==> v39 <==
## ted
module ted
(
	input         clk,				 
	input         reset,
	input  [15:0] addr_in,
	output [15:0] addr_out,
	input   [7:0] data_in,
	output  [7:0] data_out,
	input         rw,
	output        cpuclk,			 
	output  [6:0] color,				 
	output        csync,
	output reg    hsync,
	output reg    vsync,
	output reg    hblank,
	output reg    vblank_out,
	input         wide,
	output        ce_pix,
	output        irq,
	output        ba,
	output reg    cs_io,
	output reg    cs_ram,
	output reg    cs0,
	output reg    cs1,
	output reg    aec,
	output  [4:0] snd,
	output        pal,
	input   [7:0] k,
	input   [1:0] tvmode,
	output        cpuenable			 
);
Settings: LEC_CHECK=0, ABC_AREA=1, CAP_MARGIN=25, CELL_PAD_IN_SITES_DETAIL_PLACEMENT=2, CORE_ASPECT_RATIO=0.63, CORE_MARGIN=8, CORE_UTILIZATION=42, CTS_CLUSTER_DIAMETER=110, CTS_CLUSTER_SIZE=87, GPL_TIMING_DRIVEN=1, HOLD_SLACK_MARGIN=0.13, MAX_ROUTING_LAYER=met5, MIN_ROUTING_LAYER=met2, PLACE_DENSITY=0.75, SETUP_SLACK_MARGIN=0.72, SLEW_MARGIN=20, TNS_END_PERCENT=20; clock period 6.91 ns.
run.sh (not shown) runs the stock make flow with config.mk's settings and CLKGATE_MAP_FILE=.
==> inputs of v9, as changes to v39 <==
==> flow/config.mk (replaced) <==
export PLATFORM = sky130hd
export DESIGN_NAME = ted
export DESIGN_NICKNAME = ted
export VERILOG_FILES = /design/flow/design.v
export SDC_FILE = /design/flow/constraint.sdc
export NUM_CORES = 4
export LEC_CHECK = 0
export CAP_MARGIN = 25
export CORE_ASPECT_RATIO = 0.67
export CORE_MARGIN = 2
export CORE_UTILIZATION = 24
export CTS_CLUSTER_DIAMETER = 174
export GPL_TIMING_DRIVEN = 0
export MAX_ROUTING_LAYER = met5
export PLACE_DENSITY = 0.37
export SETUP_SLACK_MARGIN = 1.88
export SLEW_MARGIN = 20
export TNS_END_PERCENT = 25
==> inputs of v32, as changes to v39 <==
==> flow/config.mk (replaced) <==
export PLATFORM = sky130hd
export DESIGN_NAME = ted
export DESIGN_NICKNAME = ted
export VERILOG_FILES = /design/flow/design.v
export SDC_FILE = /design/flow/constraint.sdc
export NUM_CORES = 4
export LEC_CHECK = 0
export CAP_MARGIN = 20
export CORE_MARGIN = 2
export CORE_UTILIZATION = 59
export SLEW_MARGIN = 20
==> flow/constraint.sdc (replaced) <==
create_clock -name core_clock -period 5.27 [get_ports {clk}]
set_input_delay 1.0540 -clock core_clock [delete_from_list [all_inputs] [get_ports {clk}]]
set_output_delay 1.0540 -clock core_clock [all_outputs]
set_load 0.01 [all_outputs]
==> comparison table <==
item	v9	v32	v39
Multi-input combinational cell area	25,500 sq um	25,500 sq um	-
Top cell type by instance count after synthesis	sky130_fd_sc_hd__nand2_1	sky130_fd_sc_hd__nand2_1	sky130_fd_sc_hd__nor2_1
Worst setup slack after layout	1.88 ns	1.02 ns	-
Number of multi-input logic gates	4,820	4,820	-
Launching element of the worst setup path	addr_in[0]	ch2en	-
Total of endpoints with negative setup slack in the final report	0	0	-
Result of the run	timing/DRC/antenna clean	timing/DRC/antenna clean	stopped before the end
Failing step	-	-	detailed placement (3_5_place_dp)
Startpoint of the worst-slack reg-to-reg timing path	phicounter[0]	phicounter[0]	-
Gp weighted congestion	1.06	1.04	1.20
CP max-delay cell	sky130_fd_sc_hd__o32ai_1	sky130_fd_sc_hd__clkdlybuf4s50_1	-
Total power consumption of the routed design	14.9 mW	18.3 mW	-
TritonCTS clock tree	yes	yes	-
Fraction of area in registers	39.3%	41.8%	-
TritonCTS Buffers	143	119	-
Initial antenna violation count	24	2	-

========
==> inputs of onyx <==
ted again, from the RTL that the note above started with.
Settings: LEC_CHECK=0, CAP_MARGIN=20, CORE_MARGIN=2, CORE_UTILIZATION=72, CTS_CLUSTER_SIZE=45, PLACE_DENSITY=0.64, SETUP_SLACK_MARGIN=0.66, SLEW_MARGIN=20; clock period 3.35 ns.
==> garnet (differences from onyx) <==
Settings changed: CAP_MARGIN 20 to 0, CTS_CLUSTER_DIAMETER set to 33, TNS_END_PERCENT set to 10.
==> yarrow (differences from onyx) <==
Settings changed: CTS_CLUSTER_SIZE 45 to not set, PLACE_DENSITY 0.64 to not set, PLACE_DENSITY_LB_ADDON set to 0.0, SETUP_SLACK_MARGIN 0.66 to not set.
==> flow/constraint.sdc (replaced) <==
create_clock -name core_clock -period 6.13 [get_ports {clk}]
set_input_delay 1.2260 -clock core_clock [delete_from_list [all_inputs] [get_ports {clk}]]
set_output_delay 1.2260 -clock core_clock [all_outputs]
set_load 0.01 [all_outputs]
==> pepper (differences from onyx) <==
Settings changed: ABC_AREA set to 1, CORE_ASPECT_RATIO set to 1.5, CORE_MARGIN 2 to 3, CORE_UTILIZATION 72 to 37, CTS_CLUSTER_SIZE 45 to 73, MAX_ROUTING_LAYER set to met4, PLACE_DENSITY 0.64 to not set, SETUP_SLACK_MARGIN 0.66 to not set.
==> flow/constraint.sdc (replaced) <==
create_clock -name core_clock -period 10.0 [get_ports {clk}]
set_input_delay 2.0000 -clock core_clock [delete_from_list [all_inputs] [get_ports {clk}]]
set_output_delay 2.0000 -clock core_clock [all_outputs]
set_load 0.01 [all_outputs]
==> summary of the runs <==
- garnet finished but fails on setup timing. pepper finished with timing, DRC and antenna clean. yarrow completed with no timing, DRC or antenna violations. onyx finished clean.
- In garnet the sequential share of layout area is lower than in pepper, by 2.1 points.
- In pepper the first-iteration DRC count is smaller than in garnet, by 65%.
- Between pepper and yarrow, the lower cell area is in yarrow (gap about 2%, measured against yarrow).
- The highest utilization belongs to garnet, the lowest to pepper.
- Non-clock buffer count: pepper < yarrow < garnet < onyx.
- Of onyx and garnet, onyx has the higher setup slack (gap 0.35 ns).
- Clock power, highest first: garnet, onyx, yarrow, pepper.
- Register-to-register slack, lowest first: garnet, onyx, yarrow, pepper.
- Against onyx, the power of pepper is lower by 67%.
- Area after synthesis is the same in onyx and yarrow.
- Synthesized cell count is the same in garnet and yarrow.
Power and IR drop assume default switching activity.
